## run A
==> flow/design.v <==
module convolver #(
    parameter N = 16,   
    parameter Q = 12,   
    parameter n = 416,  
    parameter k = 3,    
    parameter s = 1,    
    parameter NUM_MAC = 8  
)(
    input wire clk,
    input wire rst,
    input wire en,
    input wire [N-1:0] activation_in,
    input wire [(k*k*N)-1:0] weight, 
    input wire [N-1:0] batch_gamma,  
    input wire [N-1:0] batch_beta,   
    output wire [N-1:0] conv_out
);
    reg [N-1:0] line_buffer [(k-1)*n-1:0];
    wire [N-1:0] window_buffer [0:k*k-1];
    integer i;
    always @(posedge clk) begin
        if (rst) begin
            for (i = 0; i < (k-1)*n; i = i + 1) begin
                line_buffer[i] <= 0;
            end
        end else if (en) begin
            for (i = (k-1)*n-1; i > 0; i = i - 1) begin
                line_buffer[i] <= line_buffer[i-1];
            end
            line_buffer[0] <= activation_in;  
        end
    end
    genvar x, y;
    generate
        for (y = 0; y < k; y = y + 1) begin : window_row
            for (x = 0; x < k; x = x + 1) begin : window_col
                if (y == k-1) begin
                    assign window_buffer[y*k + x] = line_buffer[x];  
                end else begin
                    assign window_buffer[y*k + x] = line_buffer[y*n + x];
                end
            end
        end
    endgenerate
    reg [N-1:0] conv_temp;
    always @(*) begin
        conv_temp = 0;
        for (i = 0; i < k*k; i = i + 1) begin
            conv_temp = conv_temp + (($signed(window_buffer[i]) * $signed(weight[i*N +: N])) >>> Q);
        end
    end
    wire [N-1:0] bn_out;
    assign bn_out = (conv_temp * batch_gamma) + batch_beta;
    assign conv_out = (bn_out[N-1]) ? (bn_out >>> 3) : bn_out;  
endmodule
Settings: LEC_CHECK=0, CAP_MARGIN=20, CORE_MARGIN=2, CORE_UTILIZATION=72, CTS_CLUSTER_SIZE=10, PLACE_DENSITY=0.37, SLEW_MARGIN=20; clock period 11.5 ns.
run.sh (not shown) runs the stock make flow with config.mk's settings and CLKGATE_MAP_FILE=.
[run A] flow finished | final checks: failed | reasons: negative setup slack
diff inputs: run A => run B
- PLACE_DENSITY changed from 0.37 to 0.6
- SETUP_SLACK_MARGIN newly set to 5.0
- CTS_CLUSTER_SIZE removed (was 10)
- CORE_UTILIZATION changed from 72 to 45
- the clock period (ns, I/O delays scaled along) changed from 11.5 to 26.0
[summary]
Run B | stages: all done | timing, DRC, antenna: all pass. Run A → run B: count of non-filler cells in the finished layout up 2909; first-iteration DRC count went down; global-route usage shows a reduction of 8.6 points; area of all sequential standard cells roughly the same. Comparing run A and run B, the lower pin count of the biggest net entering global routing was measured on run B. Run B ended up with a lower non-clock buffer count than run A did. Run B ends up with a wire length that is 0.50% lower than in run A.
diff inputs: run B => run C
- CAP_MARGIN: 20 -> 15
- GPL_ROUTABILITY_DRIVEN: unset -> 1
- CORE_UTILIZATION: 45 -> 72
- PLACE_DENSITY_LB_ADDON: unset -> 0.2
- TNS_END_PERCENT: unset -> 55
- MIN_ROUTING_LAYER: unset -> met1
- PLACE_DENSITY: 0.6 -> unset
- SETUP_SLACK_MARGIN: 5.0 -> 2.03
- ABC_AREA: unset -> 1
- the clock period (ns, I/O delays scaled along): 26.0 -> 14.5
## What came out
Die extent in x (run C vs. run B) decreases by more than 10%. Finished, but not clean: run C, with negative setup slack. Run C against run B: final cell count grew by 15%; initial antenna violation count shows a reduction of about 23%; die height moved down; synthesized area moved down; worst reg-to-reg path cell count has increased.
Inputs modified between run C and run D:
- ABC_AREA removed (was 1)
- SETUP_SLACK_MARGIN changed from 2.03 to 1.93
- CTS_CLUSTER_SIZE newly set to 51
- HOLD_SLACK_MARGIN newly set to -0.09
- CORE_ASPECT_RATIO newly set to 0.92
- PLACE_DENSITY_LB_ADDON changed from 0.2 to 0.29
- the clock period (ns, I/O delays scaled along) changed from 14.5 to 15.2
Findings:
- Every stage of run D finished as expected; the final checks, on the other hand, flagged negative setup slack, which means the layout fails.
- Compared with run C, run D shows area of the die higher by about 1.4%.
- When run D is measured against run C, its worst hold slack turns out 40 ps higher.
- Going from run C to run D, global placement routability congestion shrank by a few percent.
- Going from run C to run D, the inverter count was found to have gone down by about 35%.
